Setup of job 2621:
==> flow/design.v (excerpt) <==
module auv_top #(
    parameter integer ADDR_WIDTH = 24,
    parameter integer ROM_SIZE = 16384,
    parameter [ADDR_WIDTH-1:0] RST_VECTOR = 'h0,
    localparam integer RomSizeWords = ROM_SIZE / 4,
    localparam integer RomWidth = $clog2(RomSizeWords)
) (
    input   logic                       clk, rst_n,
    output  logic   [RomWidth-1:0]      imem_adr,
    input   logic   [31:0]              imem_dat,
    output  logic   [ADDR_WIDTH-1:0]    wb_adr_o,
    input   logic   [15:0]              wb_dat_i,
    output  logic   [15:0]              wb_dat_o,
    output  logic   [ 1:0]              wb_sel_o,
    output  logic                       wb_we_o, wb_stb_o, wb_cyc_o,
    input   logic                       wb_ack_i, wb_stall_i
);
    logic [ADDR_WIDTH-3:0] id_pc, ex_pc;
    logic [31:0] if_inst;
    logic [31:0] id_imm;
    logic [3:0] id_rs1, id_rs2, id_rd;
    logic [2:0] id_funct3;
    logic id_pop, id_alu_en, id_mem_access, id_pc_wr, id_branch, id_mem_wr;
    logic id_reg_wr, id_link;
    logic id_alu_alt, id_zba_shadd, id_zbs_bclrbext, id_zbs_binv, id_zbs_bset;
    logic id_sel_op1;
    logic id_sel_op2;
    logic [31:0] reg_rs1, reg_rs2;
    logic [ADDR_WIDTH-1:0] ex_pc_wr;
    logic [31:0] ex_reg_wr_dat;
    logic ex_jmp, ex_stall, ex_flush;
    logic ex_reg_wr;
    logic boot;
    always_ff @( posedge clk or negedge rst_n )
        if (~rst_n)
            boot <= 1;
        else
            boot <= 0;
    logic [ADDR_WIDTH-3:0] pc_wr;
    logic jmp, flush;
    assign pc_wr = boot ? RST_VECTOR[ADDR_WIDTH-1:2] : ex_pc_wr[ADDR_WIDTH-1:2];
    assign jmp = ex_jmp | boot;
    assign flush = ex_flush | boot;
    auv_fetch #(
        .ADDR_WIDTH         ( ADDR_WIDTH        ),
        .ROM_SIZE           ( ROM_SIZE          )
  ...
Size in the first run: roughly 690 flip-flops, about 0.048 mm2 of cells after synthesis.
Settings: LEC_CHECK=0, CAP_MARGIN=25, CELL_PAD_IN_SITES_DETAIL_PLACEMENT=1, CELL_PAD_IN_SITES_GLOBAL_PLACEMENT=1, CORE_ASPECT_RATIO=0.74, CORE_MARGIN=4, CORE_UTILIZATION=40, CTS_CLUSTER_DIAMETER=283, MIN_ROUTING_LAYER=met2, PLACE_DENSITY_LB_ADDON=0.0, SLEW_MARGIN=20; clock period 12.0 ns.
run.sh (not shown) runs the stock make flow with config.mk's settings and CLKGATE_MAP_FILE=.
Status(job 2621) = ERROR, stage = 5_1_grt
Modified inputs, job 3268 compared to job 2621
Settings: changing CAP_MARGIN from 25 to 20; removing MIN_ROUTING_LAYER (formerly met2); changing CORE_MARGIN from 4 to 2; removing CORE_ASPECT_RATIO (formerly 0.74); removing PLACE_DENSITY_LB_ADDON (formerly 0.0); removing CELL_PAD_IN_SITES_GLOBAL_PLACEMENT (formerly 1); changing CORE_UTILIZATION from 40 to 35; removing CTS_CLUSTER_DIAMETER (formerly 283); removing CELL_PAD_IN_SITES_DETAIL_PLACEMENT (formerly 1); changing the clock period (ns, I/O delays scaled along) from 12.0 to 12.9.
==> comparison <==
- Of job 2621 and job 3268, only job 3268 finishes the flow clean.
- Job 2621 did not finish; a tool error ended it in 5_1_grt.
- Taking job 2621 as the reference, in job 3268 initial cell density of the core went down by 5.2 points, cell count after placement went up by 161, number of H-tree levels went up by 1.
- Relative to job 2621, number of buffers added by the clock tree synthesis step increased by about 26% in job 3268.
- [compare] base=job 2621 new=job 3268: height of the chip went up by 22%; full die area went up by about 11%; post-placement cell area was more or less identical.
Changes in job 9317 relative to job 3268:
Settings: CTS_CLUSTER_SIZE now 75, previously not set; CAP_MARGIN now 0, was 20; CTS_CLUSTER_DIAMETER now 100, previously not set; CORE_UTILIZATION now 72, was 35; MAX_ROUTING_LAYER now met4, previously not set; SETUP_SLACK_MARGIN now -0.67, previously not set; the clock period (ns, I/O delays scaled along) now 6.85, was 12.9.
[summary]
- Job 9317 | ERROR | 5_1_grt
- [job 9317 vs job 3268] core area: lower in job 9317
- Relative to job 3268, the number of buffers added by the clock tree synthesis step of job 9317 is lower by about 70%.
- Re yosys stat chip area: no difference whatsoever between job 3268 and job 9317.
- Summary of job 9317 over job 3268: placer's final routability congestion estimate shows an increase of about 30%, post-detailed-placement half-perimeter wirelength lost 48 mm.
diff inputs: job 9317 => job 7128
Settings: CTS_CLUSTER_SIZE: 75 -> unset; CTS_CLUSTER_DIAMETER: 100 -> unset; CAP_MARGIN: 0 -> 20; SETUP_SLACK_MARGIN: -0.67 -> 2.26; CORE_UTILIZATION: 72 -> 61; MAX_ROUTING_LAYER: met4 -> unset; the clock period (ns, I/O delays scaled along): 6.85 -> 8.73.
Job 7128 never completed, since it errored out during 5_1_grt.
Half-perimeter wire length of the detailed placement result (higher): job 7128
As far as share of flip-flops with an asynchronous set or reset after synthesis goes, job 7128 and job 9317 are indistinguishable; the numbers are identical.
Per the comparison of job 7128 with job 9317, number of post-CTS setup repair buffers increased by 137 relative to the old numbers; total number of H-tree levels increased by 2 relative to the old numbers; cell row count increased by 8 relative to the old numbers; area of the synthesized netlist per yosys stat closely matched the old numbers; number of buffers inserted during clock tree synthesis increased by 47 relative to the old numbers.
What job 9317 reported for die boundary width has to be multiplied by 1.09 to get the figure for job 7128.
The die of job 7128 is larger than the one used in job 9317.
Job 9317 has lower number of instances resized during post-cts repair than job 7128.
Input-level comparison between job 2499 and job 7128:
Settings: a change of SLEW_MARGIN from 20 to 15; an added CTS_CLUSTER_SIZE of 45; a change of CORE_MARGIN from 2 to 3; a change of CORE_UTILIZATION from 61 to 72; a deleted SETUP_SLACK_MARGIN that had been 2.26; an added PLACE_DENSITY_LB_ADDON of 0.22; an added CORE_ASPECT_RATIO of 0.91; a change of the clock period (ns, I/O delays scaled along) from 8.73 to 14.3.
==> comparison <==
What ended job 2499 was a tool error in 5_1_grt; the run never finished.
Reported for job 2499 and job 7128, maximum buffer depth of the clock tree turned out identical to the last digit.
Fraction of the core area occupied by cells at floorplan is lower on job 7128
Job 2499 and job 7128 ended up with nearly the same synthesis area per yosys.
What job 7128 reported for total core area has to be multiplied by 0.842 to get the figure for job 2499.
Job 2499 ends up with lower setup fix buffers added after clock tree synthesis than job 7128 does.
Going from job 7128 to job 2499, horizontal die dimension moved down, die size -0.011 mm2, post-place instance area down 2.3%.
